## flow/design.v

```verilog
module ALU(
    input [31:0] rs1,
    input [31:0] rs2,
    input [3:0]  ALUControl,
    output logic [31:0] rd
);
localparam ADD  = 4'b0000;
localparam SUB  = 4'b1000;
localparam SLL  = 4'b0001;
localparam SLT  = 4'b0010;
localparam SLTU = 4'b0011;
localparam XOR  = 4'b0100;
localparam SRL  = 4'b0101;
localparam SRA  = 4'b1101;
localparam OR   = 4'b0110;
localparam AND  = 4'b0111;
always_comb begin
    unique case (ALUControl) 
        ADD: begin
            rd = rs1 + rs2;
        end
        SUB: begin
            rd = rs1 - rs2;
        end
        SLL: begin
            rd = $unsigned(rs1) << rs2[4:0];
        end
        SLT: begin
            rd = $signed(rs1) < $signed(rs2) ? 1 : 0;
        end
        SLTU: begin
            rd = $unsigned(rs1) < $unsigned(rs2) ? 1 : 0;
        end
        XOR: begin
            rd = rs1 ^ rs2;
        end
        SRL: begin
            rd = $unsigned(rs1) >> rs2[4:0];
        end
        SRA: begin
            rd = $signed(rs1) >>> rs2[4:0];
        end
        OR: begin
            rd = rs1 | rs2;
        end
        AND: begin
            rd = rs1 & rs2;
        end
        default: begin
            rd = 32'b0;
        end
    endcase
end
endmodule
module ALU_Control_Unit(
    input [1:0] ALUOp,
    input [6:0] funct7,
    input [2:0] funct3,
    output logic [3:0] ALUControl
);
localparam ADD  = 4'b0000;
localparam SUB  = 4'b1000;
localparam SLL  = 4'b0001;
localparam SLT  = 4'b0010;
localparam SLTU = 4'b0011;
localparam XOR  = 4'b0100;
localparam SRL  = 4'b0101;
localparam SRA  = 4'b1101;
localparam OR   = 4'b0110;
localparam AND  = 4'b0111;
always_comb begin
    unique case (ALUOp) 
        2'b00: begin
            ALUControl = ADD;
        end
        2'b01: begin
            ALUControl = SUB;
        end
        2'b10: begin
            ALUControl = {funct7[5], funct3};
        end
        2'b11: begin
            if (funct3 == 3'b101) begin         
                ALUControl = {funct7[5], funct3};
            end
            else begin
                ALUControl = {1'b0, funct3};
            end
        end
        default: begin
            ALUControl = ADD;
        end
    endcase
end
endmodule
module Control_Unit(
    input  logic [6:0]  opcode,
    output logic [1:0]  ALUOp,       
    output logic [1:0]  ALUSrcA,     
    output logic        ALUSrcB,            
    output logic        Branch,
    output logic        Jal,
    output logic        Jalr,
    output logic        MemWrite,
    output logic        MemRead,
    output logic [1:0]  ResultSrc,    
    output logic        RegWrite,
    output logic        FALUEnable          
);
always_comb begin
    ALUOp = 2'b00;
    ALUSrcA = 2'b00;
    ALUSrcB = 1'b0;
    Branch = 1'b0;
    Jal = 1'b0;
    Jalr = 1'b0;
    MemWrite = 1'b0;
    MemRead = 1'b0;
    ResultSrc = 2'b00;
    RegWrite = 1'b0;
    FALUEnable = 1'b0;
    case (opcode)
        7'b0110011: begin
            ALUOp = 2'b10;
            RegWrite = 1'b1;
        end
        7'b0000011: begin
            ALUSrcB = 1'b1;
            MemRead = 1'b1;
            ResultSrc = 2'b01;
            RegWrite = 1'b1;
        end
        7'b0010011: begin
            ALUOp = 2'b11;
            ALUSrcB = 1'b1;
            RegWrite = 1'b1;
        end
        7'b1100111: begin
            ALUSrcB = 1'b1;
            Jalr = 1'b1;
            ResultSrc = 2'b10;
            RegWrite = 1'b1;
        end
        7'b0100011: begin
            ALUSrcB = 1'b1;
            MemWrite = 1'b1;
        end
        7'b1100011: begin
            ALUOp = 2'b01;
            Branch = 1'b1;
        end
        7'b0010111: begin
            ALUSrcA = 2'b01;
            ALUSrcB = 1'b1;
            RegWrite = 1'b1;
        end
        7'b0110111: begin
            ALUSrcA = 2'b10;
            ALUSrcB = 1'b1;
            RegWrite = 1'b1;
        end
        7'b1101111: begin
            Jal = 1'b1;
            ResultSrc = 2'b10;
            RegWrite = 1'b1;
        end
    endcase
end
endmodule
module EX_MEM_Reg(
    input clk,
    input rst,
    input [31:0] EX_pc4,
    input [31:0] EX_alu_result,
    input [31:0] EX_rs2_data,
    input [4:0]  EX_rd,
    input [2:0]  EX_funct3,
    input        EX_MemWrite,
    input        EX_MemRead,
    input        EX_RegWrite,
    input [1:0]  EX_ResultSrc,
    output logic [31:0] MEM_pc4,
    output logic [31:0] MEM_alu_result,
    output logic [31:0] MEM_rs2_data,
    output logic [4:0]  MEM_rd,
    output logic [2:0]  MEM_funct3,
    output logic        MEM_MemWrite,
    output logic        MEM_MemRead,
    output logic        MEM_RegWrite,
    output logic [1:0]  MEM_ResultSrc
);
always_ff @(posedge clk or posedge rst) begin
    if (rst) begin
        MEM_pc4         <= 32'b0;
        MEM_alu_result  <= 32'b0;
        MEM_rs2_data    <= 32'b0;
        MEM_rd          <= 5'b0;
        MEM_funct3      <= 3'b0;
        MEM_MemWrite    <= 1'b0;
        MEM_MemRead     <= 1'b0;
        MEM_RegWrite    <= 1'b0;
        MEM_ResultSrc   <= 2'b0;
    end
    else begin
        MEM_pc4         <= EX_pc4;
        MEM_alu_result  <= EX_alu_result;
        MEM_rs2_data    <= EX_rs2_data;
        MEM_rd          <= EX_rd;
        MEM_funct3      <= EX_funct3;
        MEM_MemWrite    <= EX_MemWrite;
        MEM_MemRead     <= EX_MemRead;
        MEM_RegWrite    <= EX_RegWrite;
        MEM_ResultSrc   <= EX_ResultSrc;
    end
end
endmodule
module Forwarding_Unit(
    input [4:0] EX_rs1,
    input [4:0] EX_rs2,
    input [4:0] MEM_rd,
    input       MEM_RegWrite,
    input [4:0] WB_rd,
    input       WB_RegWrite,
    output logic [1:0] ForwardA,
    output logic [1:0] ForwardB
);
always_comb begin
    ForwardA = 2'b00;
    if (MEM_RegWrite && (MEM_rd != 5'b0) && (MEM_rd == EX_rs1)) begin
        ForwardA = 2'b01;
    end
    else if (WB_RegWrite && (WB_rd != 5'b0) && (WB_rd == EX_rs1)) begin
        ForwardA = 2'b10;
    end 
end
always_comb begin
    ForwardB = 2'b00;
    if (MEM_RegWrite && (MEM_rd != 5'b0) && (MEM_rd == EX_rs2)) begin
        ForwardB = 2'b01;
    end
    else if (WB_RegWrite && (WB_rd != 5'b0) && (WB_rd == EX_rs2)) begin
        ForwardB = 2'b10;
    end 
end
endmodule
module Hazard_Detection_Unit(
    input [4:0] ID_rs1,
    input [4:0] ID_rs2,
    input [4:0] EX_rd,
    input       EX_MemRead,
    input ID_Branch,
    input ID_take_branch,
    input ID_Jal,
    input ID_Jalr,
    input ID_Branch_Stall,
    output logic Stall,
    output logic IF_ID_flush,
    output logic ID_EX_flush
);
logic load_use_hazard;
always_comb begin
    load_use_hazard = 1'b0;
    if (EX_MemRead) begin
        if ((EX_rd == ID_rs1) || (EX_rd == ID_rs2)) begin
            if (EX_rd != 5'b0) begin
                load_use_hazard = 1'b1;
            end
        end
    end
end
logic control_hazard;
logic branch_hazard;     
logic jump_hazard;       
always_comb begin
    branch_hazard = 1'b0;
    jump_hazard = 1'b0;
    if (ID_Branch && ID_take_branch) begin
        branch_hazard = 1'b1;
    end
    if (ID_Jal || ID_Jalr) begin
        jump_hazard = 1'b1;
    end
    control_hazard = (branch_hazard || jump_hazard) && !Stall;
end
assign Stall = ID_Branch_Stall || load_use_hazard;
always_comb begin
    IF_ID_flush = 1'b0;
    if (control_hazard) begin
        IF_ID_flush = 1'b1;
    end
end
always_comb begin
    ID_EX_flush = 1'b0;
    if (Stall) begin
        ID_EX_flush = 1'b1;
    end
    if (branch_hazard && control_hazard) begin
        ID_EX_flush = 1'b1;
    end
end
endmodule
module ID_EX_Reg(
    input clk,
    input rst,
    input flush,
    input [31:0] ID_PC,
    input [31:0] ID_pc4,
    input [31:0] ID_rs1_data,
    input [31:0] ID_rs2_data,
    input [31:0] ID_imm,
    input [4:0] ID_rs1,
    input [4:0] ID_rs2,
    input [4:0] ID_rd,
    input [2:0] ID_funct3,
    input [3:0] ID_ALUControl,
    input [1:0] ID_ALUSrcA,
    input       ID_ALUSrcB,
    input       ID_MemWrite,
    input       ID_MemRead,
    input       ID_RegWrite,
    input [1:0] ID_ResultSrc,
    output logic [31:0] EX_PC,
    output logic [31:0] EX_pc4,
    output logic [31:0] EX_rs1_data,
    output logic [31:0] EX_rs2_data,
    output logic [31:0] EX_imm,
    output logic [4:0] EX_rs1,
    output logic [4:0] EX_rs2,
    output logic [4:0] EX_rd,
    output logic [2:0] EX_funct3,
    output logic [3:0] EX_ALUControl,
    output logic [1:0] EX_ALUSrcA,
    output logic       EX_ALUSrcB,
    output logic       EX_MemWrite,
    output logic       EX_MemRead,
    output logic       EX_RegWrite,
    output logic [1:0] EX_ResultSrc
);
always_ff @(posedge clk or posedge rst) begin
    if (rst) begin
        EX_PC       <= 32'b0;
        EX_pc4      <= 32'b0;
        EX_rs1_data <= 32'b0;
        EX_rs2_data <= 32'b0;
        EX_imm      <= 32'b0;
        EX_rs1      <= 5'b0;
        EX_rs2      <= 5'b0;
        EX_rd       <= 5'b0;
        EX_funct3   <= 3'b0;
        EX_ALUControl <= 4'b0;
        EX_ALUSrcA  <= 2'b0;
        EX_ALUSrcB  <= 1'b0;
        EX_MemWrite <= 1'b0;
        EX_MemRead  <= 1'b0;
        EX_RegWrite <= 1'b0;
        EX_ResultSrc <= 2'b0;
    end
    else if (flush) begin
        EX_PC       <= 32'b0;
        EX_pc4      <= 32'b0;
        EX_rs1_data <= 32'b0;
        EX_rs2_data <= 32'b0;
        EX_imm      <= 32'b0;
        EX_rs1      <= 5'b0;
        EX_rs2      <= 5'b0;
        EX_rd       <= 5'b0;
        EX_funct3   <= 3'b0;
        EX_ALUControl <= 4'b0;
        EX_ALUSrcA  <= 2'b0;
        EX_ALUSrcB  <= 1'b0;
        EX_MemWrite <= 1'b0;
        EX_MemRead  <= 1'b0;
        EX_RegWrite <= 1'b0;
        EX_ResultSrc <= 2'b0;
    end
    else begin
        EX_PC       <= ID_PC;
        EX_pc4      <= ID_pc4;
        EX_rs1_data <= ID_rs1_data;
        EX_rs2_data <= ID_rs2_data;
        EX_imm      <= ID_imm;
        EX_rs1      <= ID_rs1;
        EX_rs2      <= ID_rs2;
        EX_rd       <= ID_rd;
        EX_funct3   <= ID_funct3;
        EX_ALUControl <= ID_ALUControl;
        EX_ALUSrcA  <= ID_ALUSrcA;
        EX_ALUSrcB  <= ID_ALUSrcB;
        EX_MemWrite <= ID_MemWrite;
        EX_MemRead  <= ID_MemRead;
        EX_RegWrite <= ID_RegWrite;
        EX_ResultSrc <= ID_ResultSrc;
    end
end
endmodule
module ID_Forwarding_Unit(
    input [4:0] ID_rs1,
    input [4:0] ID_rs2,
    input       ID_Branch,       
    input       ID_Jalr,
    input [4:0] EX_rd,
    input       EX_RegWrite,
    input       EX_MemRead,
    input [4:0] MEM_rd,
    input       MEM_RegWrite,
    input       MEM_MemRead,
    input [4:0] WB_rd,
    input       WB_RegWrite,
    output logic [1:0] ID_ForwardA,
    output logic [1:0] ID_ForwardB,
    output logic ID_Branch_Stall
);
logic need_forwarding;
assign need_forwarding = ID_Branch || ID_Jalr;
always_comb begin
    ID_ForwardA = 2'b00;
    if (need_forwarding) begin
        if (MEM_RegWrite && (MEM_rd != 5'b0) && (MEM_rd == ID_rs1)) begin
            ID_ForwardA = 2'b01;
        end
        else if (WB_RegWrite && (WB_rd != 5'b0) && (WB_rd == ID_rs1)) begin
            ID_ForwardA = 2'b10;
        end
    end
end
always_comb begin
    ID_ForwardB = 2'b00;
    if (need_forwarding) begin
        if (MEM_RegWrite && (MEM_rd != 5'b0) && (MEM_rd == ID_rs2)) begin
            ID_ForwardB = 2'b01;
        end
        else if (WB_RegWrite && (WB_rd != 5'b0) && (WB_rd == ID_rs2)) begin
            ID_ForwardB = 2'b10;
        end
    end
end
always_comb begin
    ID_Branch_Stall = 1'b0;
    if (need_forwarding) begin
        if (EX_RegWrite && (EX_rd != 5'b0)) begin
            if ((EX_rd == ID_rs1) || (EX_rd == ID_rs2)) begin
                ID_Branch_Stall = 1'b1;
            end
        end
        if (MEM_MemRead && MEM_RegWrite && (MEM_rd != 5'b0)) begin
            if ((MEM_rd == ID_rs1) || (MEM_rd == ID_rs2)) begin
                ID_Branch_Stall = 1'b1;
            end
        end
    end
end
endmodule
module IF_ID_Reg(
    input clk,
    input rst,
    input stall,
    input flush,
    input [31:0] IF_PC,
    input [31:0] IF_pc4,
    input [31:0] IF_instr,
    output logic [31:0] ID_PC,
    output logic [31:0] ID_pc4,
    output logic [31:0] ID_instr
);
always_ff @(posedge clk or posedge rst) begin
    if (rst) begin
        ID_PC       <= 32'b0;
        ID_pc4      <= 32'b0;
        ID_instr    <= 32'h00000013;  
    end
    else if (flush) begin
        ID_PC       <= 32'b0;
        ID_pc4      <= 32'b0;
        ID_instr    <= 32'h00000013;
    end
    else if (!stall) begin
        ID_PC       <= IF_PC;
        ID_pc4      <= IF_pc4;
        ID_instr    <= IF_instr;
    end
end
endmodule
module MEM_WB_Reg(
    input clk,
    input rst,
    input [31:0] MEM_pc4,
    input [31:0] MEM_alu_result,
    input [31:0] MEM_load_data,
    input [4:0]  MEM_rd,
    input        MEM_RegWrite,
    input [1:0]  MEM_ResultSrc,
    output logic [31:0] WB_pc4,
    output logic [31:0] WB_alu_result,
    output logic [31:0] WB_load_data,
    output logic [4:0]  WB_rd,
    output logic        WB_RegWrite,
    output logic [1:0]  WB_ResultSrc
);
always_ff @(posedge clk or posedge rst) begin
    if (rst) begin
        WB_pc4          <= 32'b0;
        WB_alu_result   <= 32'b0;
        WB_load_data    <= 32'b0;
        WB_rd           <= 5'b0;
        WB_RegWrite     <= 1'b0;
        WB_ResultSrc    <= 2'b0;
    end
    else begin
        WB_pc4          <= MEM_pc4;
        WB_alu_result   <= MEM_alu_result;
        WB_load_data    <= MEM_load_data;
        WB_rd           <= MEM_rd;
        WB_RegWrite     <= MEM_RegWrite;
        WB_ResultSrc    <= MEM_ResultSrc;
    end
end
endmodule
module branch_decision(
    input       Branch,
    input [2:0] funct3,
    input       eq,
    input       lt,
    input       ltu,
    output logic take_branch
);
localparam BEQ  = 3'b000;
localparam BNE  = 3'b001;
localparam BLT  = 3'b100;
localparam BGE  = 3'b101;
localparam BLTU = 3'b110;
localparam BGEU = 3'b111;
always_comb begin
    if (!Branch) begin
        take_branch = 1'b0;
    end
    else begin
        case (funct3)
            BEQ: begin
                take_branch = eq;
            end
            BNE: begin
                take_branch = ~eq;
            end
            BLT: begin
                take_branch = lt;
            end
            BGE: begin
                take_branch = ~lt;
            end
            BLTU: begin
                take_branch = ltu;
            end
            BGEU: begin
                take_branch = ~ltu;
            end
            default: begin
                take_branch = 1'b0;
            end
        endcase
    end
end
endmodule
module comparator(
    input [31:0] rs1,
    input [31:0] rs2,
    output logic eq,
    output logic lt,
    output logic ltu
);
assign eq = (rs1 == rs2);
assign lt = ($signed(rs1) < $signed(rs2));
assign ltu = (rs1 < rs2);
endmodule
module imm_gen(
    input  logic [31:0] instr,
    output logic [31:0] imm
);
logic [6:0] opcode;
assign opcode = instr[6:0];
always_comb begin
    case(opcode) 
        7'b0000011, 7'b0010011, 7'b1100111: begin
            imm = {{20{instr[31]}}, instr[31:20]};
        end
        7'b0100011: begin
            imm = {{20{instr[31]}}, instr[31:25], instr[11:7]};
        end
        7'b1100011: begin
            imm = {{19{instr[31]}}, instr[31], instr[7], instr[30:25], instr[11:8], 1'b0};
        end
        7'b0010111, 7'b0110111: begin
            imm = {instr[31:12], 12'b0};
        end
        7'b1101111: begin
            imm = {{11{instr[31]}}, instr[31], instr[19:12], instr[20], instr[30:21], 1'b0};
        end
        default: begin
            imm = 32'b0;
        end
    endcase
end
endmodule
module load_data(
    input        MemRead,
    input [31:0] dm_rdata,
    input [2:0]  funct3,
    input [31:0] alu_result,
    output logic [31:0] load_data_final
);
localparam LW  = 3'b010;
localparam LB  = 3'b000;
localparam LH  = 3'b001;
localparam LBU = 3'b100;
localparam LHU = 3'b101;
always_comb begin
    load_data_final = 32'b0;
    if (MemRead) begin
        load_data_final = dm_rdata;
        case (funct3)
            LW: begin
                load_data_final = dm_rdata;
            end
            LB: begin
                case (alu_result[1:0]) 
                    2'b00: load_data_final = {{24{dm_rdata[7]}}, dm_rdata[7:0]};
                    2'b01: load_data_final = {{24{dm_rdata[15]}}, dm_rdata[15:8]};
                    2'b10: load_data_final = {{24{dm_rdata[23]}}, dm_rdata[23:16]};
                    2'b11: load_data_final = {{24{dm_rdata[31]}}, dm_rdata[31:24]};
                endcase
            end
            LH: begin
                case (alu_result[1])
                    1'b0: load_data_final = {{16{dm_rdata[15]}}, dm_rdata[15:0]};
                    1'b1: load_data_final = {{16{dm_rdata[31]}}, dm_rdata[31:16]};
                endcase
            end
            LBU: begin
                case (alu_result[1:0])
                    2'b00: load_data_final = {24'b0, dm_rdata[7:0]};
                    2'b01: load_data_final = {24'b0, dm_rdata[15:8]};
                    2'b10: load_data_final = {24'b0, dm_rdata[23:16]};
                    2'b11: load_data_final = {24'b0, dm_rdata[31:24]};
                endcase
            end 
            LHU: begin
                case(alu_result[1])
                    1'b0: load_data_final = {16'b0, dm_rdata[15:0]};
                    1'b1: load_data_final = {16'b0, dm_rdata[31:16]};
                endcase
            end
        endcase
    end
end
endmodule
module pc_mux(
    input [1:0]  PCSel,
    input [31:0] pc4,
    input [31:0] pc_imm,
    input [31:0] ALU_Result,
    output logic [31:0] pc_next
);
always_comb begin
    case (PCSel)
        2'b00: begin
            pc_next = pc4;
        end
        2'b01: begin
            pc_next = pc_imm;
        end
        2'b10: begin
            pc_next = {ALU_Result[31:1], 1'b0};
        end
        default: begin
            pc_next = pc4;
        end
    endcase
end
endmodule
module pc_select(
    input Branch,
    input take_branch,
    input Jal,
    input Jalr,
    output logic [1:0] PCSel
);
always_comb begin
    if (Jalr) begin
        PCSel = 2'b10;
    end
    else if (Jal) begin
        PCSel = 2'b01;
    end
    else if (Branch && take_branch) begin
        PCSel = 2'b01;
    end
    else begin
        PCSel = 2'b00;
    end
end
endmodule
module regfile(
    input logic clk,
    input  logic [4:0]  rs1_addr,
    input  logic [4:0]  rs2_addr,
    output logic [31:0] rs1_data,
    output logic [31:0] rs2_data,
    input  logic        we,
    input  logic [4:0]  rd_addr,
    input  logic [31:0] rd_data
);
logic [31:0] regs [31:0];
assign rs1_data = (rs1_addr == 5'b0) ? 32'b0 :
                  (we && (rd_addr == rs1_addr)) ? rd_data : regs[rs1_addr];
assign rs2_data = (rs2_addr == 5'b0) ? 32'b0 :
                  (we && (rd_addr == rs2_addr)) ? rd_data : regs[rs2_addr];
always_ff @(posedge clk) begin
    if (we && (rd_addr != 5'b0)) begin
        regs[rd_addr] <= rd_data;
    end
end
endmodule
module store_data(
    input [2:0]  funct3,
    input        MemWrite,
    input [31:0] rs2_data,
    input [31:0] alu_result,
    output logic [3:0]  dm_web,
    output logic [31:0] dm_wdata
);
localparam SW = 3'b010;
localparam SB = 3'b000;
localparam SH = 3'b001;
always_comb begin
    dm_wdata = 32'b0;
    dm_web = 4'b1111;
    if (MemWrite) begin
        case(funct3)
            SB: begin
                dm_wdata = {4{rs2_data[7:0]}};
                case (alu_result[1:0]) 
                    2'b00: dm_web = 4'b1110;
                    2'b01: dm_web = 4'b1101;
                    2'b10: dm_web = 4'b1011;
                    2'b11: dm_web = 4'b0111;
                endcase
            end
            SH: begin
                dm_wdata = {2{rs2_data[15:0]}};
                case (alu_result[1:0]) 
                    2'b00: dm_web = 4'b1100;
                    2'b10: dm_web = 4'b0011;
                    default: dm_web = 4'b1111;
                endcase
            end
            SW: begin
                dm_wdata = rs2_data;
                dm_web = 4'b0;
            end
            default: begin
                dm_wdata = rs2_data;
                dm_web = 4'b1111;
            end
        endcase
    end
end
endmodule
module CPU(
    input logic clk,
    input logic rst,
    output logic [31:0] im_addr,
    input  logic [31:0] im_rdata,     
    output logic [31:0] dm_addr,
    output logic [31:0] dm_wdata,    
    output logic [3:0]  dm_web,       
    input  logic [31:0] dm_rdata      
);
logic [31:0] IF_PC;
logic [31:0] IF_pc4;
logic [31:0] IF_PC_next;
logic [31:0] IF_instr;
logic [31:0] ID_PC;
logic [31:0] ID_pc4;
logic [31:0] ID_instr;
logic IF_ID_stall;
logic IF_ID_flush;
logic [6:0] ID_opcode;
logic [4:0] ID_rd;
logic [2:0] ID_funct3;
logic [4:0] ID_rs1;
logic [4:0] ID_rs2;
logic [6:0] ID_funct7;
logic [31:0] ID_rs1_data;
logic [31:0] ID_rs2_data;
logic [31:0] ID_imm;
logic [1:0] ID_ALUOp;
logic [1:0] ID_ALUSrcA;
logic ID_ALUSrcB;
logic ID_Branch;
logic ID_Jal;
logic ID_Jalr;
logic ID_MemWrite;
logic ID_MemRead;
logic ID_RegWrite;
logic [1:0] ID_ResultSrc;
logic [3:0] ID_ALUControl;
logic [31:0] ID_pc_imm;
logic [31:0] ID_jalr_target;
logic ID_eq;
logic ID_lt;
logic ID_ltu;
logic ID_take_branch;
logic [1:0] ID_PCSel;
logic [1:0] ID_ForwardA;
logic [1:0] ID_ForwardB;
logic [31:0] ID_forward_rs1;
logic [31:0] ID_forward_rs2;
logic ID_Branch_Stall;
logic ID_EX_flush;
logic [31:0] EX_PC;
logic [31:0] EX_pc4;
logic [31:0] EX_rs1_data;
logic [31:0] EX_rs2_data;
logic [31:0] EX_imm;
logic [4:0] EX_rs1;
logic [4:0] EX_rs2;
logic [4:0] EX_rd;
logic [2:0] EX_funct3;
logic [3:0] EX_ALUControl;
logic [1:0] EX_ALUSrcA;
logic EX_ALUSrcB;
logic EX_MemWrite;
logic EX_MemRead;
logic EX_RegWrite;
logic [1:0] EX_ResultSrc;
logic [31:0] EX_alu_in1;
logic [31:0] EX_alu_in2;
logic [31:0] EX_alu_result;
logic [1:0] ForwardA;
logic [1:0] ForwardB;
logic [31:0] EX_forward_rs1;
logic [31:0] EX_forward_rs2;
logic [31:0] MEM_pc4;
logic [31:0] MEM_alu_result;
logic [31:0] MEM_rs2_data;
logic [4:0] MEM_rd;
logic [2:0] MEM_funct3;
logic MEM_MemWrite;
logic MEM_MemRead;
logic MEM_RegWrite;
logic [1:0] MEM_ResultSrc;
logic [31:0] MEM_load_data;
logic [31:0] MEM_fwd_data;
logic [31:0] WB_pc4;
logic [31:0] WB_alu_result;
logic [31:0] WB_load_data;
logic [4:0] WB_rd;
logic WB_RegWrite;
logic [1:0] WB_ResultSrc;
logic [31:0] WB_write_data;
assign im_addr = IF_PC;
assign IF_instr = im_rdata;
assign IF_pc4 = IF_PC + 32'd4;
pc_mux u_pc_mux(
    .PCSel(ID_PCSel),
    .pc4(IF_pc4),
    .pc_imm(ID_pc_imm),
    .ALU_Result(ID_jalr_target),
    .pc_next(IF_PC_next)
);
always_ff @(posedge clk or posedge rst) begin
    if (rst) begin
        IF_PC <= 32'b0;
    end
    else if (!IF_ID_stall) begin
        IF_PC <= IF_PC_next;
    end
end
Hazard_Detection_Unit u_hazard_detection(
    .ID_rs1(ID_rs1),
    .ID_rs2(ID_rs2),
    .EX_rd(EX_rd),
    .EX_MemRead(EX_MemRead),
    .ID_Branch(ID_Branch),
    .ID_take_branch(ID_take_branch),
    .ID_Jal(ID_Jal),
    .ID_Jalr(ID_Jalr),
    .ID_Branch_Stall(ID_Branch_Stall),
    .Stall(IF_ID_stall),
    .IF_ID_flush(IF_ID_flush),
    .ID_EX_flush(ID_EX_flush)
);
IF_ID_Reg u_IF_ID_Reg(
    .clk(clk),
    .rst(rst),
    .stall(IF_ID_stall),
    .flush(IF_ID_flush),
    .IF_PC(IF_PC),
    .IF_pc4(IF_pc4),
    .IF_instr(IF_instr),
    .ID_PC(ID_PC),
    .ID_pc4(ID_pc4),
    .ID_instr(ID_instr)
);
assign ID_opcode = ID_instr[6:0];
assign ID_rd = ID_instr[11:7];
assign ID_funct3 = ID_instr[14:12];
assign ID_rs1 = ID_instr[19:15];
assign ID_rs2 = ID_instr[24:20];
assign ID_funct7 = ID_instr[31:25];
regfile u_regfile(
    .clk(clk),
    .rs1_addr(ID_rs1),
    .rs2_addr(ID_rs2),
    .rs1_data(ID_rs1_data),
    .rs2_data(ID_rs2_data),
    .we(WB_RegWrite),
    .rd_addr(WB_rd),
    .rd_data(WB_write_data)
);
imm_gen u_imm(
    .instr(ID_instr),
    .imm(ID_imm)
);
assign ID_pc_imm = ID_PC + ID_imm;
assign ID_jalr_target = ID_forward_rs1 + ID_imm;
ID_Forwarding_Unit u_id_forwarding(
    .ID_rs1(ID_rs1),
    .ID_rs2(ID_rs2),
    .ID_Branch(ID_Branch),
    .ID_Jalr(ID_Jalr),
    .EX_rd(EX_rd),
    .EX_RegWrite(EX_RegWrite),
    .EX_MemRead(EX_MemRead),
    .MEM_rd(MEM_rd),
    .MEM_RegWrite(MEM_RegWrite),
    .MEM_MemRead(MEM_MemRead),
    .WB_rd(WB_rd),
    .WB_RegWrite(WB_RegWrite),
    .ID_ForwardA(ID_ForwardA),
    .ID_ForwardB(ID_ForwardB),
    .ID_Branch_Stall(ID_Branch_Stall)
);
always_comb begin
    case (ID_ForwardA)
        2'b00: ID_forward_rs1 = ID_rs1_data;
        2'b01: ID_forward_rs1 = MEM_fwd_data;
        2'b10: ID_forward_rs1 = WB_write_data;
        default: ID_forward_rs1 = ID_rs1_data;
    endcase
end
always_comb begin
    case (ID_ForwardB)
        2'b00: ID_forward_rs2 = ID_rs2_data;
        2'b01: ID_forward_rs2 = MEM_fwd_data;
        2'b10: ID_forward_rs2 = WB_write_data;
        default: ID_forward_rs2 = ID_rs2_data;
    endcase
end
Control_Unit u_ctrl(
    .opcode(ID_opcode),
    .ALUOp(ID_ALUOp),
    .ALUSrcA(ID_ALUSrcA),
    .ALUSrcB(ID_ALUSrcB),
    .Branch(ID_Branch),
    .Jal(ID_Jal),
    .Jalr(ID_Jalr),
    .MemWrite(ID_MemWrite),
    .MemRead(ID_MemRead),
    .ResultSrc(ID_ResultSrc),
    .RegWrite(ID_RegWrite),
    .FALUEnable()
);
ALU_Control_Unit u_aluctrl(
    .ALUOp(ID_ALUOp),
    .funct7(ID_funct7),
    .funct3(ID_funct3),
    .ALUControl(ID_ALUControl)
);
comparator u_com(
    .rs1(ID_forward_rs1),
    .rs2(ID_forward_rs2),
    .eq(ID_eq),
    .lt(ID_lt),
    .ltu(ID_ltu)
);
branch_decision u_br_dec(
    .Branch(ID_Branch),
    .funct3(ID_funct3),
    .eq(ID_eq),
    .lt(ID_lt),
    .ltu(ID_ltu),
    .take_branch(ID_take_branch)
);
pc_select u_pc_sel(
    .Branch(ID_Branch),
    .take_branch(ID_take_branch),
    .Jal(ID_Jal),
    .Jalr(ID_Jalr),
    .PCSel(ID_PCSel)
);
ID_EX_Reg u_ID_EX_Reg(
    .clk(clk),
    .rst(rst),
    .flush(ID_EX_flush),
    .ID_PC(ID_PC),
    .ID_pc4(ID_pc4),
    .ID_rs1_data(ID_rs1_data),
    .ID_rs2_data(ID_rs2_data),
    .ID_imm(ID_imm),
    .ID_rs1(ID_rs1),
    .ID_rs2(ID_rs2),
    .ID_rd(ID_rd),
    .ID_funct3(ID_funct3),
    .ID_ALUControl(ID_ALUControl),
    .ID_ALUSrcA(ID_ALUSrcA),
    .ID_ALUSrcB(ID_ALUSrcB),
    .ID_MemWrite(ID_MemWrite),
    .ID_MemRead(ID_MemRead),
    .ID_RegWrite(ID_RegWrite),
    .ID_ResultSrc(ID_ResultSrc),
    .EX_PC(EX_PC),
    .EX_pc4(EX_pc4),
    .EX_rs1_data(EX_rs1_data),
    .EX_rs2_data(EX_rs2_data),
    .EX_imm(EX_imm),
    .EX_rs1(EX_rs1),
    .EX_rs2(EX_rs2),
    .EX_rd(EX_rd),
    .EX_funct3(EX_funct3),
    .EX_ALUControl(EX_ALUControl),
    .EX_ALUSrcA(EX_ALUSrcA),
    .EX_ALUSrcB(EX_ALUSrcB),
    .EX_MemWrite(EX_MemWrite),
    .EX_MemRead(EX_MemRead),
    .EX_RegWrite(EX_RegWrite),
    .EX_ResultSrc(EX_ResultSrc)
);
Forwarding_Unit u_forwarding(
    .EX_rs1(EX_rs1),
    .EX_rs2(EX_rs2),
    .MEM_rd(MEM_rd),
    .MEM_RegWrite(MEM_RegWrite),
    .WB_rd(WB_rd),
    .WB_RegWrite(WB_RegWrite),
    .ForwardA(ForwardA),
    .ForwardB(ForwardB)
);
always_comb begin
    case (ForwardA)
        2'b00: EX_forward_rs1 = EX_rs1_data;
        2'b01: EX_forward_rs1 = MEM_fwd_data;
        2'b10: EX_forward_rs1 = WB_write_data;
        default: EX_forward_rs1 = EX_rs1_data;
    endcase
end
always_comb begin
    case (ForwardB)
        2'b00: EX_forward_rs2 = EX_rs2_data;
        2'b01: EX_forward_rs2 = MEM_fwd_data;
        2'b10: EX_forward_rs2 = WB_write_data;
        default: EX_forward_rs2 = EX_rs2_data;
    endcase
end
always_comb begin
    case (EX_ALUSrcA) 
        2'b00: EX_alu_in1 = EX_forward_rs1;
        2'b01: EX_alu_in1 = EX_PC;
        2'b10: EX_alu_in1 = 32'b0;
        default: EX_alu_in1 = EX_forward_rs1;
    endcase
end
assign EX_alu_in2 = (EX_ALUSrcB) ? EX_imm : EX_forward_rs2;
ALU u_alu(
    .rs1(EX_alu_in1),
    .rs2(EX_alu_in2),
    .ALUControl(EX_ALUControl),
    .rd(EX_alu_result)
);
EX_MEM_Reg u_EX_MEM_Reg(
    .clk(clk),
    .rst(rst),
    .EX_pc4(EX_pc4),
    .EX_alu_result(EX_alu_result),
    .EX_rs2_data(EX_forward_rs2),
    .EX_rd(EX_rd),
    .EX_funct3(EX_funct3),
    .EX_MemWrite(EX_MemWrite),
    .EX_MemRead(EX_MemRead),
    .EX_RegWrite(EX_RegWrite),
    .EX_ResultSrc(EX_ResultSrc),
    .MEM_pc4(MEM_pc4),
    .MEM_alu_result(MEM_alu_result),
    .MEM_rs2_data(MEM_rs2_data),
    .MEM_rd(MEM_rd),
    .MEM_funct3(MEM_funct3),
    .MEM_MemWrite(MEM_MemWrite),
    .MEM_MemRead(MEM_MemRead),
    .MEM_RegWrite(MEM_RegWrite),
    .MEM_ResultSrc(MEM_ResultSrc)
);
assign dm_addr = MEM_alu_result;
assign MEM_fwd_data = (MEM_ResultSrc == 2'b10) ? MEM_pc4 : MEM_alu_result;
store_data u_store_data(
    .funct3(MEM_funct3),
    .MemWrite(MEM_MemWrite),
    .rs2_data(MEM_rs2_data),
    .alu_result(MEM_alu_result),
    .dm_web(dm_web),
    .dm_wdata(dm_wdata)
);
load_data u_load_data(
    .MemRead(MEM_MemRead),
    .dm_rdata(dm_rdata),
    .funct3(MEM_funct3),
    .alu_result(MEM_alu_result),
    .load_data_final(MEM_load_data)
);
MEM_WB_Reg u_MEM_WB_Reg(
    .clk(clk),
    .rst(rst),
    .MEM_pc4(MEM_pc4),
    .MEM_alu_result(MEM_alu_result),
    .MEM_load_data(MEM_load_data),
    .MEM_rd(MEM_rd),
    .MEM_RegWrite(MEM_RegWrite),
    .MEM_ResultSrc(MEM_ResultSrc),
    .WB_pc4(WB_pc4),
    .WB_alu_result(WB_alu_result),
    .WB_load_data(WB_load_data),
    .WB_rd(WB_rd),
    .WB_RegWrite(WB_RegWrite),
    .WB_ResultSrc(WB_ResultSrc)
);
always_comb begin
    case (WB_ResultSrc)
        2'b00: WB_write_data = WB_alu_result;
        2'b01: WB_write_data = WB_load_data;
        2'b10: WB_write_data = WB_pc4;
        default: WB_write_data = 32'b0;
    endcase
end
endmodule
```

## flow/run.sh

```bash
#!/bin/bash
# the make line also repeats each setting of config.mk as NAME=value (left out here)
make -C /OpenROAD-flow-scripts/flow DESIGN_CONFIG=/design/flow/config.mk WORK_HOME=/design/flow/orfs CLKGATE_MAP_FILE= finish
```

## flow/config.mk

```make
export PLATFORM = sky130hd
export DESIGN_NAME = CPU
export DESIGN_NICKNAME = CPU
export VERILOG_FILES = /design/flow/design.v
export SDC_FILE = /design/flow/constraint.sdc
export NUM_CORES = 4
export LEC_CHECK = 0
export CAP_MARGIN = 20
export CORE_MARGIN = 2
export CORE_UTILIZATION = 40
export PLACE_DENSITY = 0.6
export SETUP_SLACK_MARGIN = 0.34
export SLEW_MARGIN = 20
```

## flow/constraint.sdc

```tcl
create_clock -name core_clock -period 7.98 [get_ports {clk}]
set_input_delay 1.5960 -clock core_clock [delete_from_list [all_inputs] [get_ports {clk}]]
set_output_delay 1.5960 -clock core_clock [all_outputs]
set_load 0.01 [all_outputs]
```

==> reports/metrics.yaml, run 1 <==
status: "finished clean"
drv_cap: 0
ys_seq_frac: 0.527
cp_cell_sequence: "or3b_4 -> buf_4 -> o221ai_1 -> o32ai_1 -> o221ai_1 -> nand2_1 -> nor2_1 -> fa_1 -> a211oi_1 -> o21ai_1 -> a311o_1 -> o21a_1 -> o31a_1 -> o41ai_1 -> buf_4 -> o21ai_0 -> o41a_1 -> a31oi_1 -> xor2_1 -> o211ai_1"
reg2reg_depth: 20
synth_top_cell_by_count: "edfxtp_1"
fin_skew_ps: 78.9
final.period_utilization: 0.949
powerDensity_nw_per_um2: 266
synth-seq-cells: 1549
yosys_area_um2: 83300
switchingPower_mw: 8.72
num_vias: 60900
netlist_area_um2: 83300
synth-adder-area-share: 0.0299
ff_type: "edfxtp_1"
worst-r2r-setup-slack_ps: 410
drc_errors: 0
ys_sh_xor: 0.0161
ir_worst_vdd_uv: 210
min_path_cells: 0
core_area_um2: 207000
dp_hpwl_um: 224000
numCtsBuffers: 169
critPathRequiredTime_ps: 8640
tritoncts: "yes"
netlist.area_leader.share: 0.369
syn2layout_area_growth_pct: 14.4
worst_pin_slew_ps: 1190
cp_top_family: "AND-OR/OR-AND gates"
rsz0062_at_grt: "true"
r2r_start: "u_IF_ID_Reg.ID_instr[18]$_DFFE_PP0P_"
clkPwrFrac: 0.308
routed_via_density: 6.45
r2r_end: "IF_PC[30]$_DFFE_PP0N_"
cts_num_sinks: 1549
portBuffers: 165
slowest_delay_ps: 720
cts_root_buffer: "clkbuf_16"
stdcell_area_um2: 95300
topCombFamilyByArea: "multiplexers"
p_seq_mw: 11.0
warnings: 102
die_h_um: 460
min_from: "u_ID_EX_Reg.EX_pc4[15]$_DFF_PP0_"
crit_type: "reg2reg"
slowest_stage: "o32ai_1"
aoi_share: 0.111
hold_path_class: "reg2reg"
wl_per_cell_um: 33.9
drt_iter0_drc: 8840
cp.depth: 20
use_met1: 0.412
worstPathArrival_ps: 8230
top_cells_by_count: "edfxtp_1, mux4_2, dfrtp_1, nand2_1, nor2_1"
chipArea_um2: 212000
period_needed_ps: 7570
async_reset_ff_frac: 0.339
yosysUniqueCellTypes: 107
worstSkewPairLatency_ps: 870
power.group.top: "registers"
synthCells: 6323
grtUsageMet2: 0.448
gp_congestion: 1.02
avgSynthCellArea_um2: 13.2
yosysWarnings: 18
p_int_mw: 16.7
grt_pass1_vias: 58800
placedCellCount: 9108
worstHoldEndpoint: "u_EX_MEM_Reg.MEM_pc4[15]$_DFF_PP0_"
ys_sh_mux: 0.202
yosys.area.top_type: "edfxtp_1"
fmax_mhz: 132
cts.htree.levels: 4
ant_nets: 0
pwr-share-comb: 0.260
grt_overflow: 0
hold_buffers: 0
fp_util: 0.402
top_cells_by_area: "edfxtp_1, dfrtp_1, mux4_2, mux2i_1, ha_1"
num_rows: 167
place_area_um2: 89600
power.total_mw: 25.4
p_seq_frac: 0.432
path_clk_slew_ps: 60
yosys_cells: 6323
wl_um: 320000
crit_path_end_kind: "flop"
die_w_um: 460
ioPinCount: 166
path_max_fanout: 19
cts_buffer_depth: 3
grt_pass1_wl_um: 449000
drt-pass1-iter-count: 6
instances_no_fill: 9439
slew_viol_final: 0
edf_count: 1024
comb_power_mw: 6.59
cellLeakagePower_nw: 35.1
grt.busiest_layer: "met2"
ys_sh_simple: 0.0836
setup_viol: 0
clk-power_mw: 7.82
startpoint: "u_IF_ID_Reg.ID_instr[18]$_DFFE_PP0P_"
fin_nets: 6769
grt_usage: 0.298
cp-endpoint: "IF_PC[30]$_DFFE_PP0N_"
hold_violations: 0
grt_max_degree: 174
grt.met3_usage: 0.0660
antenna_found_initial: 32
startpoint_type: "flop"
max-slew-margin-rel: 0.204
fin_setup_tns_ps: 0
crit_buf_inv: 2
netSwitchingFraction: 0.344
[layer usage]
layer | vias to the layer above | part of all wire
li1 | 25000 | -
met1 | 31300 | 0.40
met2 | 3752 | 0.44
met3 | 751 | 0.10
met4 | 24 | 0.054
met5 | - | 0.00049
[area by class of cell]
cell class	count	area (um2)
fillers	18400	112000
flip-flops and latches	1549	43900
multi-input cells	4183	37600
clock buffers	221	4550
repair buffers	464	4250
well taps	2788	3490
clock inverters	84	925
inverters	139	528
diodes	11	27.5
[repair_timing]
action / in CTS / in global routing
gates resized: 0 / 10
setup endpoints to repair: 0 / 90
buffers inserted: 0 / 12
[through the flow]
stage | hold WS [ps] | util | worst slack (ps)
2_1_floorplan | 331 | - | -748
3_3_place_gp | 335 | 0.433 | 531
3_5_place_dp | 336 | 0.433 | 551
4_1_cts | 339 | 0.459 | 437
5_1_grt | 360 | 0.460 | 323
6_report | 334 | 0.460 | 410
==> run 2: changes to the inputs <==
Settings changed: ABC_AREA set to 0, CELL_PAD_IN_SITES_GLOBAL_PLACEMENT set to 0, CORE_MARGIN 2 to 3, CORE_UTILIZATION 40 to 58, GPL_ROUTABILITY_DRIVEN set to 1, GPL_TIMING_DRIVEN set to 1, HOLD_SLACK_MARGIN set to 0.28, MAX_ROUTING_LAYER set to met5, PLACE_DENSITY 0.6 to not set, PLACE_DENSITY_LB_ADDON set to 0.0, SETUP_SLACK_MARGIN 0.34 to 1.3.
Clock period 7.98 ns to 6.18 ns, I/O delays scaled along.
==> run 2 against run 1 <==
Sequential cell count did not move. Largest cell class unchanged. Synthesized cell count unchanged. Clock power up about 30%. Die area down 30%. Global-route usage is 13 points higher. Sequential share of layout area decreased by 3.1 points. Count of clock-buffer cells in the layout fell by 25. Still clean. Clock skew grew 33 ps.
==> reports/metrics.yaml, run 2 <==
drc_errors: 0  # unchanged
powerDensity_nw_per_um2: 332  # was 266 nW/um2
final.period_utilization: 0.987  # was 0.949
warnings: 102  # unchanged
slew_viol_final: 0  # unchanged
hold_violations: 0  # unchanged
r2r_start: "u_IF_ID_Reg.ID_instr[20]$_DFFE_PP0P_"  # was u_IF_ID_Reg.ID_instr[18]$_DFFE_PP0P_
netlist.area_leader.share: 0.369  # unchanged
critPathRequiredTime_ps: 6870  # was 8640 ps
numCtsBuffers: 160  # was 169
worstHoldEndpoint: "u_EX_MEM_Reg.MEM_pc4[30]$_DFF_PP0_"  # was u_EX_MEM_Reg.MEM_pc4[15]$_DFF_PP0_
fmax_mhz: 164  # was 132 MHz
cts.htree.levels: 4  # unchanged
synth-seq-cells: 1549  # unchanged
wl_per_cell_um: 36.1  # was 33.9 um
grt_pass1_wl_um: 453000  # was 449000 um
min_path_cells: 0  # unchanged
p_int_mw: 22.5  # was 16.7 mW
netSwitchingFraction: 0.339  # was 0.344
cts_root_buffer: "clkbuf_16"  # unchanged
ys_seq_frac: 0.527  # unchanged
synthCells: 6323  # unchanged
fill_cells: 9381  # was 18400
grt_usage: 0.431  # was 0.298
edf_count: 1024  # unchanged
num_vias: 65900  # was 60900
synth_top_cell_by_count: "edfxtp_1"  # unchanged
worst_pin_slew_ps: 1180  # was 1190 ps
drt_iter0_drc: 10400  # was 8840
stdcell_area_um2: 102000  # was 95300 um2
switchingPower_mw: 11.5  # was 8.72 mW
pwr-share-comb: 0.290  # was 0.260
path_max_fanout: 8  # was 19
ant_nets: 0  # unchanged
yosysWarnings: 18  # unchanged
synth-adder-area-share: 0.0299  # unchanged
drt-pass1-iter-count: 8  # was 6
core_area_um2: 142000  # was 207000 um2
routed_via_density: 7.24  # was 6.45
avgSynthCellArea_um2: 13.2  # unchanged
path_common_cell: "buf_4"
power.group.top: "registers"  # unchanged
async_reset_ff_frac: 0.339  # unchanged
cellLeakagePower_nw: 39.0  # was 35.1 nW
cp-endpoint: "IF_PC[6]$_DFFE_PP0N_"  # was IF_PC[30]$_DFFE_PP0N_
ioPinCount: 166  # unchanged
startpoint_type: "flop"  # unchanged
min_from: "u_ID_EX_Reg.EX_pc4[30]$_DFF_PP0_"  # was u_ID_EX_Reg.EX_pc4[15]$_DFF_PP0_
rsz0062_at_grt: "true"  # unchanged
grt_overflow: 0  # unchanged
max-slew-margin-rel: 0.211  # was 0.204
path_clk_slew_ps: 70  # was 60 ps
top_cells_by_count: "edfxtp_1, mux4_2, dfrtp_1, nand2_1, nor2_1"  # unchanged
fin_nets: 7338  # was 6769
antenna_found_initial: 21  # was 32
cp.depth: 26  # was 20
cts_buffer_depth: 3  # unchanged
topCombFamilyByArea: "multiplexers"  # unchanged
yosys_area_um2: 83300  # unchanged
die_h_um: 385  # was 460 um
setup_viol: 0  # unchanged
tritoncts: "yes"  # unchanged
worstPathArrival_ps: 6790  # was 8230 ps
top_cells_by_area: "edfxtp_1, dfrtp_1, mux4_2, mux2i_1, ha_1"  # unchanged
reg2reg_depth: 26  # was 20
period_needed_ps: 6100  # was 7570 ps
ff_type: "edfxtp_1"  # unchanged
worstSkewPairLatency_ps: 860  # was 870 ps
placedCellCount: 8542  # was 9108
gp_congestion: 1.05  # was 1.02
ys_sh_xor: 0.0161  # unchanged
num_rows: 138  # was 167
grt_pass1_vias: 62300  # was 58800
chipArea_um2: 148000  # was 212000 um2
cts_num_sinks: 1549  # unchanged
crit_path_end_kind: "flop"  # unchanged
place_area_um2: 91700  # was 89600 um2
ys_sh_simple: 0.0836  # unchanged
worst-r2r-setup-slack_ps: 80  # was 410 ps
yosysUniqueCellTypes: 107  # unchanged
clk-power_mw: 10.2  # was 7.82 mW
portBuffers: 165  # unchanged
status: "finished clean"  # unchanged
yosys_cells: 6323  # unchanged
ys_sh_mux: 0.202  # unchanged
fin_skew_ps: 112  # was 78.9 ps
startpoint: "u_IF_ID_Reg.ID_instr[20]$_DFFE_PP0P_"  # was u_IF_ID_Reg.ID_instr[18]$_DFFE_PP0P_
r2r_end: "IF_PC[6]$_DFFE_PP0N_"  # was IF_PC[30]$_DFFE_PP0N_
grt_max_degree: 117  # was 174
dp_hpwl_um: 220000  # was 224000 um
syn2layout_area_growth_pct: 22.7  # was 14.4%
fp_util: 0.586  # was 0.402
die_w_um: 385  # was 460 um
slowest_stage: "mux4_2"  # was o32ai_1
crit_type: "reg2reg"  # unchanged
wl_um: 329000  # was 320000 um
crit_buf_inv: 9  # was 2
slowest_delay_ps: 500  # was 720 ps
ir_worst_vdd_uv: 321  # was 210 uV
p_seq_mw: 14.0  # was 11.0 mW
drv_cap: 0  # unchanged
p_seq_frac: 0.411  # was 0.432
netlist_area_um2: 83300  # unchanged
cp_top_family: "AND-OR/OR-AND gates"  # unchanged
hold_path_class: "reg2reg"  # unchanged
comb_power_mw: 9.85  # was 6.59 mW
aoi_share: 0.111  # unchanged
yosys.area.top_type: "edfxtp_1"  # unchanged
clkPwrFrac: 0.299  # was 0.308
instances_no_fill: 9102  # was 9439
==> run 2: layout make-up <==
cell class / instances / area [um2] / area share
inverter: 139 / 528 / 0.00516
clock buffer: 196 / 4350 / 0.0426
multi-input combinational: 4182 / 39400 / 0.385
antenna: 8 / 20.0 / 0.000196
clock inverter: 95 / 1190 / 0.0116
timing repair buffer: 1043 / 10500 / 0.102
tap: 1890 / 2360 / 0.0231
sequential: 1549 / 43900 / 0.430
==> run 2: what timing repair did <==
| item | CTS | global route |
|---|---|---|
| buffers inserted | 116 | 113 |
| pin swaps | 21 | 104 |
| hold buffers | 0 | 0 |
| gates cloned | 8 | 18 |
| endpoints found under the setup margin | 343 | 352 |
| resized | 86 | 383 |
==> run 2: per-stage QoR <==
stage                TNS, ps  power (mW)  hold slack [ps]  utilization  worst slack (ps)
floorplan           -1142560        18.5              331            -             -2190
global placement      -41660        22.7              333        0.644              -328
detailed placement    -59390        22.8              336        0.645              -424
CTS                        0        33.1              345        0.695               239
global route            -250        34.9              357        0.719             -56.5
finish                     0        34.0              340        0.720              82.7
==> run 2: per-layer routing <==
layer | global-route usage | vias up | wire, um
met2 | 0.636 | 5353 | 146000
met1 | 0.595 | 33300 | 120000
met3 | 0.119 | 1073 | 42700
li1 | - | 26200 | -
met4 | 0.208 | 4 | 19800
met5 | 0 | - | 34
==> run 3: changes to the inputs <==
Settings changed: ABC_AREA 0 to not set, CELL_PAD_IN_SITES_GLOBAL_PLACEMENT 0 to not set, CORE_MARGIN 3 to 2, GPL_ROUTABILITY_DRIVEN 1 to not set, GPL_TIMING_DRIVEN 1 to not set, HOLD_SLACK_MARGIN 0.28 to 0.29, MAX_ROUTING_LAYER met5 to not set, PLACE_DENSITY_LB_ADDON 0.0 to not set, SETUP_SLACK_MARGIN 1.3 to -0.4.
Clock period 6.18 ns to 4.43 ns, I/O delays scaled along.
==> run 3 against run 2 <==
The layout now fails its checks (setup timing). Sequential share of layout area decreased by 1.1 points. Via count increased by 5.2%. Critical path depth unchanged. First-iteration DRC count increased by 3.2%. Hold slack improved by 2.3 ps. Sequential power increased by 39%. Design area increased by 2.6%. Count of clock-buffer cells in the layout increased by 6. Clock skew decreased by 40 ps. Critical path type unchanged. Largest cell class unchanged.
==> reports/metrics.yaml, run 3 <==
topCombFamilyByArea: "multiplexers"  # unchanged
placedCellCount: 9413  # was 8542
hold_buffers: 0  # unchanged
hold_path_class: "reg2reg"  # unchanged
ir_worst_vdd_uv: 539  # was 321 uV
portBuffers: 165  # unchanged
grt_pass1_wl_um: 489000  # was 453000 um
rsz0062_at_grt: "true"  # unchanged
syn2layout_area_growth_pct: 26.0  # was 22.7%
cellLeakagePower_nw: 41.5  # was 39.0 nW
cp-endpoint: "u_IF_ID_Reg.ID_instr[27]$_DFFE_PP0P_"  # was IF_PC[6]$_DFFE_PP0N_
ys_seq_frac: 0.527  # unchanged
warnings: 104  # was 102
worst-r2r-setup-slack_ps: -1770  # was 80 ps
synth-adder-area-share: 0.0299  # unchanged
worst_pin_slew_ps: 1040  # was 1180 ps
wl_per_cell_um: 35.6  # was 36.1 um
instances_no_fill: 9735  # was 9102
die_h_um: 383  # was 385 um
fin_skew_ps: 71.9  # was 112 ps
yosysUniqueCellTypes: 107  # unchanged
startpoint_type: "flop"  # unchanged
max-slew-margin-rel: 0.308  # was 0.211
routed_via_density: 7.12  # was 7.24
slowest_stage: "dfrtp_4"  # was mux4_2
period_needed_ps: 6200  # was 6100 ps
gp_congestion: 1.05  # unchanged
critPathRequiredTime_ps: 5120  # was 6870 ps
aoi_share: 0.111  # unchanged
cts.htree.levels: 4  # unchanged
worstPathArrival_ps: 6880  # was 6790 ps
status: "failed layout checks"  # was finished clean
switchingPower_mw: 16.6  # was 11.5 mW
ys_sh_mux: 0.202  # unchanged
crit_type: "reg2reg"  # unchanged
drt_iter0_drc: 10700  # was 10400
fill_cells: 9097  # was 9381
cts_buffer_depth: 3  # unchanged
path_clk_slew_ps: 60  # was 70 ps
yosys.area.top_type: "edfxtp_1"  # unchanged
drv_cap: 0  # unchanged
path_max_fanout: 20  # was 8
cts_num_sinks: 1549  # unchanged
r2r_start: "u_IF_ID_Reg.ID_instr[15]$_DFFE_PP0P_"  # was u_IF_ID_Reg.ID_instr[20]$_DFFE_PP0P_
async_reset_ff_frac: 0.339  # unchanged
tritoncts: "yes"  # unchanged
synth_top_cell_by_count: "edfxtp_1"  # unchanged
cp_top_family: "AND-OR/OR-AND gates"  # unchanged
netlist_area_um2: 83300  # unchanged
so.violations: "setup timing"
cp.depth: 26  # unchanged
netSwitchingFraction: 0.342  # was 0.339
slowest_delay_ps: 590  # was 500 ps
r2r_end: "u_IF_ID_Reg.ID_instr[27]$_DFFE_PP0P_"  # was IF_PC[6]$_DFFE_PP0N_
path_common_cell: "buf_4"  # unchanged
grt_overflow: 0  # unchanged
grt_usage: 0.470  # was 0.431
ff_type: "edfxtp_1"  # unchanged
drc_errors: 0  # unchanged
ant_nets: 0  # unchanged
num_vias: 69300  # was 65900
setup_ws_ps: -1770  # was 82.7 ps
ys_sh_xor: 0.0161  # unchanged
chipArea_um2: 147000  # was 148000 um2
p_seq_mw: 19.4  # was 14.0 mW
netlist.area_leader.share: 0.369  # unchanged
reg2reg_depth: 26  # unchanged
setup_viol: 344  # was 0
power.group.top: "registers"  # unchanged
ys_sh_simple: 0.0836  # unchanged
numCtsBuffers: 157  # was 160
yosys_cells: 6323  # unchanged
timing.hold.ws_ps: 342  # was 340 ps
powerDensity_nw_per_um2: 462  # was 332 nW/um2
pwr-share-comb: 0.325  # was 0.290
edf_count: 1024  # unchanged
dp_hpwl_um: 238000  # was 220000 um
fmax_mhz: 161  # was 164 MHz
crit_buf_inv: 10  # was 9
yosys_area_um2: 83300  # unchanged
worstHoldEndpoint: "u_EX_MEM_Reg.MEM_MemWrite$_DFF_PP0_"  # was u_EX_MEM_Reg.MEM_pc4[30]$_DFF_PP0_
min_from: "u_ID_EX_Reg.EX_MemWrite$_DFF_PP0_"  # was u_ID_EX_Reg.EX_pc4[30]$_DFF_PP0_
wl_um: 347000  # was 329000 um
comb_power_mw: 15.7  # was 9.85 mW
hold_violations: 0  # unchanged
slew_viol_final: 0  # unchanged
synthCells: 6323  # unchanged
crit_path_end_kind: "flop"  # unchanged
top_cells_by_count: "edfxtp_1, mux4_2, dfrtp_1, nand2_1, nor2_1"  # unchanged
power.total_mw: 48.4  # was 34.0 mW
startpoint: "u_IF_ID_Reg.ID_instr[15]$_DFFE_PP0P_"  # was u_IF_ID_Reg.ID_instr[20]$_DFFE_PP0P_
ioPinCount: 166  # unchanged
avgSynthCellArea_um2: 13.2  # unchanged
fin_nets: 7960  # was 7338
die_w_um: 383  # was 385 um
grt_pass1_vias: 68600  # was 62300
fp_util: 0.582  # was 0.586
clkPwrFrac: 0.275  # was 0.299
yosysWarnings: 18  # unchanged
drt-pass1-iter-count: 8  # unchanged
clk-power_mw: 13.3  # was 10.2 mW
min_path_cells: 0  # unchanged
cts_root_buffer: "clkbuf_16"  # unchanged
antenna_found_initial: 24  # was 21
num_rows: 139  # was 138
core_area_um2: 143000  # was 142000 um2
top_cells_by_area: "edfxtp_1, dfrtp_1, mux4_2, mux2i_1, ha_1"  # unchanged
final.period_utilization: 1.40  # was 0.987
p_seq_frac: 0.401  # was 0.411
synth-seq-cells: 1549  # unchanged
p_int_mw: 31.9  # was 22.5 mW
grt_max_degree: 149  # was 117
worstSkewPairLatency_ps: 840  # was 860 ps
-- run 3: per-stage QoR --
step	setup TNS [ps]	utilization	area (um2)	setup WS, ps
after global placement	-503240	0.691	98900	-1780
after floorplan	-2041080	-	85000	-3590
after global routing	-545220	0.733	105000	-1850
final	-508440	0.733	105000	-1770
after CTS	-461710	0.730	105000	-1660
after detailed placement	-510330	0.691	98900	-1820
-- run 3: what timing repair did --
| action | in CTS | in global routing |
|---|---|---|
| resized | 65 | 69 |
| pin swaps | 21 | 19 |
| setup buffers | 18 | 8 |
| endpoints found under the hold margin | 0 | 0 |
| setup endpoints to repair | 342 | 344 |
| gates cloned | 4 | 0 |
-- run 3: per-layer routing --
metal / up-vias / part of all wire / track usage
li1: 27400 / - / -
met1: 34200 / 0.35 / 0.615
met2: 6154 / 0.44 / 0.701
met3: 1534 / 0.13 / 0.133
met4: 22 / 0.077 / 0.283
met5: - / 0.00046 / 0
-- run 3: area by class of cell --
cell class                 count  area [um2]  share of cell area
timing repair buffer        1668       14600               0.139
tap                         1903        2380              0.0227
inverter                     139         531             0.00506
clock inverter                83         843             0.00804
antenna                        9        22.5            0.000215
sequential                  1549       43900               0.419
multi-input combinational   4182       38500               0.367
clock buffer                 202        4190              0.0399
==> run 4: changes to the inputs <==
Settings changed: CELL_PAD_IN_SITES_DETAIL_PLACEMENT set to 1, CORE_UTILIZATION 58 to 40, CTS_CLUSTER_DIAMETER set to 323, HOLD_SLACK_MARGIN 0.29 to 0.25, MIN_ROUTING_LAYER set to met2, PLACE_DENSITY_LB_ADDON set to 0.13, SETUP_SLACK_MARGIN -0.4 to 0.69.
Clock period 4.43 ns to 4.71 ns, I/O delays scaled along.
==> run 4 against run 3 <==
Die area rose by 44%. Power is 4.6% higher. Setup slack improved by 4.0 ps. Largest cell class unchanged. Still fails the layout checks on setup timing. Design area is 6.7% higher.
==> reports/metrics.yaml, run 4 <==
startpoint_type: "flop"  # unchanged
slowest_delay_ps: 510  # was 590 ps
synth_top_cell_by_count: "edfxtp_1"  # unchanged
fin_setup_tns_ps: -536330  # was -508440 ps
async_reset_ff_frac: 0.339  # unchanged
grt_pass1_wl_um: 569000  # was 489000 um
cts_buffer_depth: 3  # unchanged
fp_util: 0.402  # was 0.582
top_cells_by_count: "edfxtp_1, mux4_2, dfrtp_1, nand2_1, nor2_1"  # unchanged
ir_worst_vdd_uv: 429  # was 539 uV
p_seq_frac: 0.372  # was 0.401
aoi_share: 0.111  # unchanged
num_rows: 167  # was 139
portBuffers: 165  # unchanged
place_area_um2: 101000  # was 98900 um2
grt_pass1_vias: 105000  # was 68600
path_clk_slew_ps: 70  # was 60 ps
ant_nets: 0  # unchanged
dp_slack_ps: -2100  # was -1820 ps
power.group.top: "registers"  # unchanged
netlist_area_um2: 83300  # unchanged
synth-seq-cells: 1549  # unchanged
syn2layout_area_growth_pct: 34.4  # was 26.0%
core_area_um2: 207000  # was 143000 um2
edf_count: 1024  # unchanged
setup_ws_ps: -1760  # was -1770 ps
ys_sh_mux: 0.202  # unchanged
top_cells_by_area: "edfxtp_1, dfrtp_1, mux4_2, mux2i_1, ha_1"  # unchanged
min_from: "u_ID_EX_Reg.EX_pc4[13]$_DFF_PP0_"  # was u_ID_EX_Reg.EX_MemWrite$_DFF_PP0_
startpoint: "u_IF_ID_Reg.ID_instr[20]$_DFFE_PP0P_"  # was u_IF_ID_Reg.ID_instr[15]$_DFFE_PP0P_
grt_max_degree: 100  # was 149
clk-power_mw: 14.5  # was 13.3 mW
netlist.area_leader.share: 0.369  # unchanged
wl_per_cell_um: 38.0  # was 35.6 um
synthCells: 6323  # unchanged
fin_skew_ps: 84.0  # was 71.9 ps
numCtsBuffers: 172  # was 157
netSwitchingFraction: 0.372  # was 0.342
wl_um: 420000  # was 347000 um
reg2reg_depth: 28  # was 26
placedCellCount: 10400  # was 9413
antenna_found_initial: 9  # was 24
warnings: 100  # was 104
hold_buffers: 0  # unchanged
min_path_cells: 0  # unchanged
p_seq_mw: 18.9  # was 19.4 mW
cts.htree.levels: 4  # unchanged
slew_viol_final: 0  # unchanged
path_common_cell: "buf_12"  # was buf_4
drt_iter0_drc: 21800  # was 10700
ys_sh_simple: 0.0836  # unchanged
fin_nets: 8285  # was 7960
ys_sh_xor: 0.0161  # unchanged
die_w_um: 460  # was 383 um
yosysWarnings: 18  # unchanged
grt_overflow: 0  # unchanged
cts_num_sinks: 1549  # unchanged
ff_type: "edfxtp_1"  # unchanged
status: "failed layout checks"  # unchanged
final.period_utilization: 1.37  # was 1.40
instances_no_fill: 11000  # was 9735
yosysUniqueCellTypes: 107  # unchanged
avgSynthCellArea_um2: 13.2  # unchanged
dp_hpwl_um: 289000  # was 238000 um
ys_seq_frac: 0.527  # unchanged
max-slew-margin-rel: 0.147  # was 0.308
cellLeakagePower_nw: 44.2  # was 41.5 nW
rsz0062_at_grt: "true"  # unchanged
stdcell_area_um2: 112000  # was 105000 um2
so.violations: "setup timing"  # unchanged
num_vias: 92500  # was 69300
crit_path_end_kind: "flop"  # unchanged
worst_pin_slew_ps: 1270  # was 1040 ps
chipArea_um2: 212000  # was 147000 um2
hold_path_class: "reg2reg"  # unchanged
critPathRequiredTime_ps: 5460  # was 5120 ps
setup_viol: 344  # unchanged
synth-adder-area-share: 0.0299  # unchanged
cp-endpoint: "u_ID_EX_Reg.EX_rs2_data[6]$_DFF_PP0_"  # was u_IF_ID_Reg.ID_instr[27]$_DFFE_PP0P_
path_max_fanout: 46  # was 20
crit_buf_inv: 11  # was 10
hold_violations: 0  # unchanged
pwr-share-comb: 0.342  # was 0.325
powerDensity_nw_per_um2: 453  # was 462 nW/um2
r2r_end: "u_ID_EX_Reg.EX_rs2_data[6]$_DFF_PP0_"  # was u_IF_ID_Reg.ID_instr[27]$_DFFE_PP0P_
drt-pass1-iter-count: 15  # was 8
drc_errors: 0  # unchanged
slowest_stage: "mux4_2"  # was dfrtp_4
clkPwrFrac: 0.285  # was 0.275
worstHoldEndpoint: "u_EX_MEM_Reg.MEM_pc4[13]$_DFF_PP0_"  # was u_EX_MEM_Reg.MEM_MemWrite$_DFF_PP0_
topCombFamilyByArea: "multiplexers"  # unchanged
die_h_um: 460  # was 383 um
drv_cap: 0  # unchanged
cts_root_buffer: "clkbuf_16"  # unchanged
yosys_area_um2: 83300  # unchanged
r2r_start: "u_IF_ID_Reg.ID_instr[20]$_DFFE_PP0P_"  # was u_IF_ID_Reg.ID_instr[15]$_DFFE_PP0P_
gp_congestion: 1.13  # was 1.05
worst-r2r-setup-slack_ps: -1760  # was -1770 ps
tritoncts: "yes"  # unchanged
ioPinCount: 166  # unchanged
yosys_cells: 6323  # unchanged
grt_usage: 0.572  # was 0.470
period_needed_ps: 6470  # was 6200 ps
crit_type: "reg2reg"  # unchanged
fmax_mhz: 155  # was 161 MHz
switchingPower_mw: 18.9  # was 16.6 mW
worstSkewPairLatency_ps: 900  # was 840 ps
worstPathArrival_ps: 7220  # was 6880 ps
cp_top_family: "buffers and inverters"  # was AND-OR/OR-AND gates
p_int_mw: 31.8  # was 31.9 mW
cp.depth: 28  # was 26
routed_via_density: 8.37  # was 7.12
yosys.area.top_type: "edfxtp_1"  # unchanged
comb_power_mw: 17.3  # was 15.7 mW
-- run 4: metal layers --
| layer | routed length (um) | track usage | vias to the layer above | share of wire |
|---|---|---|---|---|
| li1 | - | - | 28000 | - |
| met1 | 0 | - | 29400 | 0 |
| met2 | 184000 | 0.629 | 30000 | 0.44 |
| met3 | 173000 | 0.740 | 4736 | 0.41 |
| met4 | 52700 | 0.192 | 320 | 0.13 |
| met5 | 10400 | 0.464 | - | 0.025 |
-- run 4: cell type report --
class / instances / area (um2)
clock buffers: 222 / 4680
diodes: 88 / 220
well taps: 2788 / 3490
clock inverters: 94 / 1160
repair buffers: 1978 / 18100
flip-flops and latches: 1549 / 43900
fillers: 20400 / 95100
multi-input cells: 4182 / 39800
inverters: 139 / 531
-- run 4: stage by stage --
stage                      util  hold WS [ps]  power, mW
final                     0.541           346       50.7
after global routing      0.540           365       51.2
after CTS                 0.529           347       48.3
after detailed placement  0.487           336       33.9
after global placement    0.487           332       33.8
after floorplan               -           331       24.5
-- run 4: repair_timing --
action	4_1_cts	5_1_grt
cloned	27	9
pin swaps	47	50
setup buffers	112	82
resized	255	236
setup endpoints to repair	356	356
Power figures rest on the tool's default switching activity, not on a simulated workload.
